## v26
// top_cmd_uart
module top_cmd_uart #(
    parameter integer CLOCK_FREQ = 100_000_000,
    parameter integer BAUD_RATE  = 115200
)(
    input  logic       clk,
    input  logic       reset,
    input  logic       RxD,
    output logic       TxD,
    output logic [7:0] led
);
For scale: about 1800 cells after synthesis, roughly 300 flip-flops, about 12 I/O pins.
clock: 2.25 ns
lec_check: 0
abc_area: 1
cap_margin: 20
core_margin: 2
core_utilization: 71
setup_slack_margin: -0.19
slew_margin: 20
run.sh (not shown) runs the stock make flow with config.mk's settings and CLKGATE_MAP_FILE=.
v26 finished every stage; the final checks, however, were not passed, the failures being negative setup slack.
Here is what was changed in the inputs of v56 compared with v26.
- ABC_AREA removed (was 1)
==> comparison <==
Although v56 finished all stages, its layout failed final checks on negative setup slack.
Of the two values seen for critical path startpoint, u_parser.tens[1]$_DFFE_PP0P_ was produced by v56 and u_parser.tens[3]$_DFFE_PP0P_ by v26.
Delta (v56 minus v26): final weighted congestion in routability-driven placement -about 5.6%; wire length of the first global-routing pass ~0 delta; critical path depth ~0 delta.
What v49 does differently from v56 at the input level:
- a change of CAP_MARGIN from 20 to 5
- an added CTS_CLUSTER_DIAMETER of 400
- a change of CORE_UTILIZATION from 71 to 72
- an added ABC_AREA of 1
- an added MAX_ROUTING_LAYER of met5
- a change of SLEW_MARGIN from 20 to 30
- an added GPL_TIMING_DRIVEN of 1
- an added PLACE_DENSITY of 0.41
- an added CELL_PAD_IN_SITES_DETAIL_PLACEMENT of 0
- a change of SETUP_SLACK_MARGIN from -0.19 to -0.21
- an added GPL_ROUTABILITY_DRIVEN of 1
[summary]
- What v49 reported for power dissipated in the clock network has to be multiplied by 0.944 to get the figure for v56.
- Looking at launch point of the critical path, the u_parser.tens[3]$_DFFE_PP0P_ result is from v49; the u_parser.tens[1]$_DFFE_PP0P_ one comes from v56.
- Pre-placement core utilization: v49 > v56
- Layout buffering overhead excluding clock cells: lower on v49
- Least setup slack across all paths after layout ends up higher on v49.
- Every stage of v49 finished as expected; the final checks, on the other hand, flagged negative setup slack, which means the layout fails.
- In v49 relative to v56, met2 wire length had gone down by a little under 10%.
- [v49] power share of the combinational group fell 1.7 points relative to v56
- Relative to v56, the proportion of cell area occupied by registers of v49 is higher by 2.2 points.
Input changes introduced in v48 (baseline for comparison: v49):
- removing GPL_TIMING_DRIVEN (formerly 1)
- changing CAP_MARGIN from 5 to 20
- changing CORE_UTILIZATION from 72 to 71
- removing PLACE_DENSITY (formerly 0.41)
- removing MAX_ROUTING_LAYER (formerly met5)
- changing SLEW_MARGIN from 30 to 20
- changing SETUP_SLACK_MARGIN from -0.21 to -0.22
- removing GPL_ROUTABILITY_DRIVEN (formerly 1)
- removing CELL_PAD_IN_SITES_DETAIL_PLACEMENT (formerly 0)
- removing CTS_CLUSTER_DIAMETER (formerly 400)
==> results <==
[v48 vs v49] period utilization: lower in v48. Looking at worst hold slack, v48 sits below v49. Vertical die dimension grows slightly when moving from v49 to v48. Summary of v48 over v49: final cell area excluding filler cells went down 66 µm², floorplan die width went up about 0.7%. v48: global routing usage summed across all routing layers is 2.6 points lower than what v49 reported. Between v48 and v49, the minimum clock period is lower for v48. The clock skew of v48 exceeds that of v49 by 0.0044 ns. Side by side, met1 global-route usage turned out lower in v48 than in v49. v48 vs v49: placed wire-length estimate down slightly. Clock network contribution to total cell area was higher in the run labelled v49. Completing all stages was not enough for v48: its layout failed the final checks because of negative setup slack.

* * *

top_cmd_uart again, from the RTL that the note above started with.
Settings: LEC_CHECK=0, ABC_AREA=1, CAP_MARGIN=20, CORE_MARGIN=2, CORE_UTILIZATION=71, CTS_CLUSTER_SIZE=97, SETUP_SLACK_MARGIN=0.33, SLEW_MARGIN=20; clock period 2.3 ns.
The first run finished but fails on setup timing.
Edit:
- ABC_AREA: 1 -> default
- CORE_UTILIZATION: 71 -> 18
- CTS_CLUSTER_SIZE: 97 -> default
- SETUP_SLACK_MARGIN: 0.33 -> default
- clock period: 2.3 -> 14.0 ns (I/O delays scaled with it)
Outcome: The changed run produced a clean layout. Setup slack gets better by 9.7 ns. Via count fell by well over a third. Sequential share of layout area rose by 7.5 points. Routed wire length drops by well over a third. Cell area goes down by about a fifth. Total power came out lower by well over a third.
Edit:
- CORE_UTILIZATION: 18 -> 40
- clock period: 14.0 -> 4.72 ns (I/O delays scaled with it)
Global-route usage rises by 9.2 points.
Worst hold slack loses 0.0049 ns.
Power climbs to 3.1 times its value.
Sequential cell count stays the same.
Edit:
- CORE_UTILIZATION: 40 -> 72
- PLACE_DENSITY_LB_ADDON: default -> 0.0
- clock period: 4.72 -> 2.25 ns (I/O delays scaled with it)
After rerunning:
- The new run aborted during global routing (5_1_grt) with DPL-0033
- synthesized area is unchanged
- synthesized cell count does not change
- die size decreases by well over a third
Edit:
- ABC_AREA: default -> 1
- CTS_CLUSTER_DIAMETER: default -> 375
- PLACE_DENSITY_LB_ADDON: 0.0 -> default
This time the run completed and failed the layout checks on setup timing.
Die size went up by 6.1%.
Synthesized cell count went up by 37%.
Synthesized area went up by 6.2%.
Edit:
- CAP_MARGIN: 20 -> 5
- CELL_PAD_IN_SITES_DETAIL_PLACEMENT: default -> 0
- CORE_MARGIN: 2 -> 4
- CORE_UTILIZATION: 72 -> 66
- CTS_CLUSTER_DIAMETER: 375 -> default
- GPL_ROUTABILITY_DRIVEN: default -> 1
- GPL_TIMING_DRIVEN: default -> 1
- MAX_ROUTING_LAYER: default -> met5
- PLACE_DENSITY_LB_ADDON: default -> 0.15
- SETUP_SLACK_MARGIN: default -> 0.56
The new run produced a layout that fails on setup timing.
Global-route usage rose by 2.1 points.
Die area rose by 14%.
Cell count rose by 10%.
Clock-buffer cell count rose by 1.
Flip-flop count is unchanged.
First-iteration DRC count rose to 3.3 times its value.
Non-clock buffer count rose by 167.

* * *

top_cmd_uart again, from the RTL that the note above started with.
==> flow/config.mk <==
export PLATFORM = sky130hd
export DESIGN_NAME = top_cmd_uart
export DESIGN_NICKNAME = top_cmd_uart
export VERILOG_FILES = /design/flow/design.v
export SDC_FILE = /design/flow/constraint.sdc
export NUM_CORES = 4
export LEC_CHECK = 0
export ABC_AREA = 1
export CAP_MARGIN = 5
export CELL_PAD_IN_SITES_DETAIL_PLACEMENT = 0
export CORE_MARGIN = 2
export CORE_UTILIZATION = 72
export CTS_CLUSTER_SIZE = 21
export GPL_ROUTABILITY_DRIVEN = 1
export GPL_TIMING_DRIVEN = 1
export MAX_ROUTING_LAYER = met5
export PLACE_DENSITY_LB_ADDON = 0.15
export SETUP_SLACK_MARGIN = -0.13
export SLEW_MARGIN = 40
==> flow/constraint.sdc <==
create_clock -name core_clock -period 2.35 [get_ports {clk}]
set_input_delay 0.4700 -clock core_clock [delete_from_list [all_inputs] [get_ports {clk}]]
set_output_delay 0.4700 -clock core_clock [all_outputs]
set_load 0.01 [all_outputs]
The first run ran to the end with violations: setup timing.
==> next run, changes <==
CAP_MARGIN = 20   (was 5)
CELL_PAD_IN_SITES_DETAIL_PLACEMENT = not set   (was 0)
CTS_CLUSTER_SIZE = 14   (was 21)
GPL_ROUTABILITY_DRIVEN = not set   (was 1)
GPL_TIMING_DRIVEN = not set   (was 1)
MAX_ROUTING_LAYER = not set   (was met5)
PLACE_DENSITY_LB_ADDON = not set   (was 0.15)
SETUP_SLACK_MARGIN = not set   (was -0.13)
SLEW_MARGIN = 20   (was 40)
clock period = 2.25 ns   (was 2.35 ns; I/O delays follow)
The new run finished with setup timing left. Setup slack is worse by 0.14 ns. Cell count hardly moves. Sequential cell count does not change. Final area is higher by 0.92%. Non-clock buffer count is higher by 3.

* * *

Starting RTL as in the previous note.
==> flow/design.v (excerpt) <==
module top_cmd_uart #(
    parameter integer CLOCK_FREQ = 100_000_000,
    parameter integer BAUD_RATE  = 115200
)(
    input  logic       clk,
    input  logic       reset,
    input  logic       RxD,
    output logic       TxD,
    output logic [7:0] led
);
export LEC_CHECK = 0
export CAP_MARGIN = 20
export CORE_MARGIN = 2
export CORE_UTILIZATION = 72
export CTS_CLUSTER_SIZE = 51
export PLACE_DENSITY_LB_ADDON = 0.0
export SLEW_MARGIN = 20
create_clock -name core_clock -period 2.43 [get_ports {clk}]
The first run ran to the end with violations: negative setup slack.
==> next run, changes <==
Settings changed: CORE_UTILIZATION 72 to 27, CTS_CLUSTER_SIZE 51 to not set, PLACE_DENSITY_LB_ADDON 0.0 to not set.
Clock period 2.43 ns to 12.9 ns, I/O delays scaled along.
Result: With this change the flow completed without violations; die area came out higher to 2.6 times its value; design area came out lower by a little under a tenth; core utilization came out lower by 60 points; final cell count came out higher by about a fifth.
==> next run, changes <==
Settings changed: ABC_AREA set to 1, CORE_UTILIZATION 27 to 72, TNS_END_PERCENT set to 5.
Clock period 12.9 ns to 2.25 ns, I/O delays scaled along.
What happened:
- Now the flow ran to the end with violations: negative setup slack
- routed wire length goes up by 18%
- setup slack loses 8.6 ns
- clock power went up to 5.1 times its value
- total power is higher to 5.5 times its value
==> next run, changes <==
Settings changed: CAP_MARGIN 20 to 5, CELL_PAD_IN_SITES_DETAIL_PLACEMENT set to 0, CTS_CLUSTER_DIAMETER set to 143, GPL_ROUTABILITY_DRIVEN set to 1, GPL_TIMING_DRIVEN set to 1, MAX_ROUTING_LAYER set to met5, PLACE_DENSITY_LB_ADDON set to 0.15, SETUP_SLACK_MARGIN set to -0.21, TNS_END_PERCENT 5 to not set.
The new run finished with negative setup slack left.
Sequential cell count does not change.
Design area is about the same.
Via count rises by 0.46%.
==> next run, changes <==
Settings changed: CAP_MARGIN 5 to 20, CELL_PAD_IN_SITES_DETAIL_PLACEMENT 0 to not set, CTS_CLUSTER_DIAMETER 143 to not set, CTS_CLUSTER_SIZE set to 10, GPL_ROUTABILITY_DRIVEN 1 to not set, GPL_TIMING_DRIVEN 1 to not set, MAX_ROUTING_LAYER met5 to not set, PLACE_DENSITY_LB_ADDON 0.15 to not set, SETUP_SLACK_MARGIN -0.21 to not set.
The changed run finished but fails on negative setup slack.
Synthesized cell count stays the same.
Routed wire length decreases by 1.6%.
Final area increases by 0.86%.
Final cell count increases by 0.55%.
Via count decreases by 0.82%.
Clock skew increases by 0.0085 ns.

* * *

Starting RTL as in the previous note.
==> flow/config.mk <==
export PLATFORM = sky130hd
export DESIGN_NAME = top_cmd_uart
export DESIGN_NICKNAME = top_cmd_uart
export VERILOG_FILES = /design/flow/design.v
export SDC_FILE = /design/flow/constraint.sdc
export NUM_CORES = 4
export LEC_CHECK = 0
export ABC_AREA = 1
export CAP_MARGIN = 5
export CELL_PAD_IN_SITES_DETAIL_PLACEMENT = 1
export CORE_MARGIN = 9
export CORE_UTILIZATION = 33
export GPL_ROUTABILITY_DRIVEN = 1
export GPL_TIMING_DRIVEN = 0
export MAX_ROUTING_LAYER = met5
export PLACE_DENSITY_LB_ADDON = 0.15
export SETUP_SLACK_MARGIN = 1.01
export SLEW_MARGIN = 20
==> flow/constraint.sdc <==
create_clock -name core_clock -period 4.55 [get_ports {clk}]
set_input_delay 0.9100 -clock core_clock [delete_from_list [all_inputs] [get_ports {clk}]]
set_output_delay 0.9100 -clock core_clock [all_outputs]
set_load 0.01 [all_outputs]
The first run ran to the end with no violations.
Then changed:
==> flow/config.mk (replaced) <==
export PLATFORM = sky130hd
export DESIGN_NAME = top_cmd_uart
export DESIGN_NICKNAME = top_cmd_uart
export VERILOG_FILES = /design/flow/design.v
export SDC_FILE = /design/flow/constraint.sdc
export NUM_CORES = 4
export LEC_CHECK = 0
export CAP_MARGIN = 20
export CORE_MARGIN = 2
export CORE_UTILIZATION = 68
export SLEW_MARGIN = 20
==> flow/constraint.sdc (replaced) <==
create_clock -name core_clock -period 2.94 [get_ports {clk}]
set_input_delay 0.5880 -clock core_clock [delete_from_list [all_inputs] [get_ports {clk}]]
set_output_delay 0.5880 -clock core_clock [all_outputs]
set_load 0.01 [all_outputs]
Effect: Die size goes down by 59%; count of clock-buffer cells in the layout shrinks by 7; wire length came out lower by 26%; power goes up by 42%; hold slack improved by 0.021 ns; cell count went down by 34%; sequential power climbs by 56%; maximum frequency is higher by 5.2%; non-clock buffer count shrinks by 14; clock skew goes down by 0.012 ns; via count went down by 17%.
Then changed:
--- a/flow/config.mk
+++ b/flow/config.mk
@@ -10 +10,2 @@
-export CORE_UTILIZATION = 68
+export CORE_UTILIZATION = 72
+export SETUP_SLACK_MARGIN = -0.26
==> flow/constraint.sdc (replaced) <==
create_clock -name core_clock -period 2.59 [get_ports {clk}]
set_input_delay 0.5180 -clock core_clock [delete_from_list [all_inputs] [get_ports {clk}]]
set_output_delay 0.5180 -clock core_clock [all_outputs]
set_load 0.01 [all_outputs]
This time the run produced a layout that fails on setup timing.
Synthesized area stays the same.
Critical path depth went down by 2.
Via count grows by 6.2%.
Utilization came out higher by 6.1 points.

* * *

Setup of oak:
Starting RTL as in the previous note.
Settings: LEC_CHECK=0, ABC_AREA=1, CAP_MARGIN=5, CELL_PAD_IN_SITES_DETAIL_PLACEMENT=0, CORE_MARGIN=2, CORE_UTILIZATION=72, CTS_CLUSTER_SIZE=21, GPL_ROUTABILITY_DRIVEN=1, GPL_TIMING_DRIVEN=1, MAX_ROUTING_LAYER=met5, PLACE_DENSITY_LB_ADDON=0.15, SETUP_SLACK_MARGIN=0.59, SLEW_MARGIN=20; clock period 3.09 ns.
oak finished every step from synthesis to the final layout, and the layout passed the timing, DRC and antenna checks.
--- input diff oak..pine ---
- a deleted CTS_CLUSTER_SIZE that had been 21
- a deleted ABC_AREA that had been 1
- a deleted CELL_PAD_IN_SITES_DETAIL_PLACEMENT that had been 0
- a deleted PLACE_DENSITY_LB_ADDON that had been 0.15
- a deleted MAX_ROUTING_LAYER that had been met5
- a deleted SETUP_SLACK_MARGIN that had been 0.59
- a deleted GPL_TIMING_DRIVEN that had been 1
- a deleted GPL_ROUTABILITY_DRIVEN that had been 1
- a change of CAP_MARGIN from 5 to 20
- a change of the clock period (ns, I/O delays scaled along) from 3.09 to 2.56
### Flow results
- No crash in pine: every stage finished, but the layout fails its final checks due to setup timing.
- pine against oak: cell count down about 20%, cell count after synthesis down 498, adder-cell share of the synthesized area up 0.39 points, placeable core area down 5.0%.

* * *

top_cmd_uart again, from the RTL that the note above started with.
make LEC_CHECK=0 CAP_MARGIN=20 CORE_MARGIN=2 CORE_UTILIZATION=72 PLACE_DENSITY_LB_ADDON=0.0 SETUP_SLACK_MARGIN=0.68 SLEW_MARGIN=20 finish   # period 2.32 ns
The first run ended with an error in global routing (5_1_grt) on DPL-0038.
Next try:
--- a/flow/config.mk
+++ b/flow/config.mk
@@ -8 +8,3 @@
-export CAP_MARGIN = 20
+export ABC_AREA = 1
+export CAP_MARGIN = 5
+export CELL_PAD_IN_SITES_DETAIL_PLACEMENT = 0
@@ -11,3 +13,8 @@
-export PLACE_DENSITY_LB_ADDON = 0.0
-export SETUP_SLACK_MARGIN = 0.68
-export SLEW_MARGIN = 20
+export CTS_CLUSTER_DIAMETER = 346
+export CTS_CLUSTER_SIZE = 21
+export GPL_ROUTABILITY_DRIVEN = 1
+export GPL_TIMING_DRIVEN = 1
+export MAX_ROUTING_LAYER = met5
+export PLACE_DENSITY_LB_ADDON = 0.15
+export SETUP_SLACK_MARGIN = -0.13
+export SLEW_MARGIN = 40
Outcome:
- Now the flow produced a layout that fails on setup timing
- synthesized area came out higher by 6.2%
- die size came out higher by 6.1%
- synthesized cell count came out higher by 37%
Next try:
--- a/flow/config.mk
+++ b/flow/config.mk
@@ -8 +8 @@
-export ABC_AREA = 1
+export ABC_AREA = 0
@@ -12,3 +12 @@
-export CORE_UTILIZATION = 72
-export CTS_CLUSTER_DIAMETER = 346
-export CTS_CLUSTER_SIZE = 21
+export CORE_UTILIZATION = 66
@@ -19,2 +17,2 @@
-export SETUP_SLACK_MARGIN = -0.13
-export SLEW_MARGIN = 40
+export SETUP_SLACK_MARGIN = 1.01
+export SLEW_MARGIN = 20
==> flow/constraint.sdc (replaced) <==
create_clock -name core_clock -period 4.55 [get_ports {clk}]
set_input_delay 0.9100 -clock core_clock [delete_from_list [all_inputs] [get_ports {clk}]]
set_output_delay 0.9100 -clock core_clock [all_outputs]
set_load 0.01 [all_outputs]
What happened: The new run completed without violations. Sequential power goes down by 48%. Clock power goes down by 16%. Via count goes down by 19%. Clock-buffer cell count rises by 25. Fmax falls by 12%. Synthesized area drops by 5.9%. Hold slack is about the same. Final area went down by 3.7%. Routed wire length shrinks by 14%.
Power figures rest on the tool's default switching activity, not on a simulated workload.
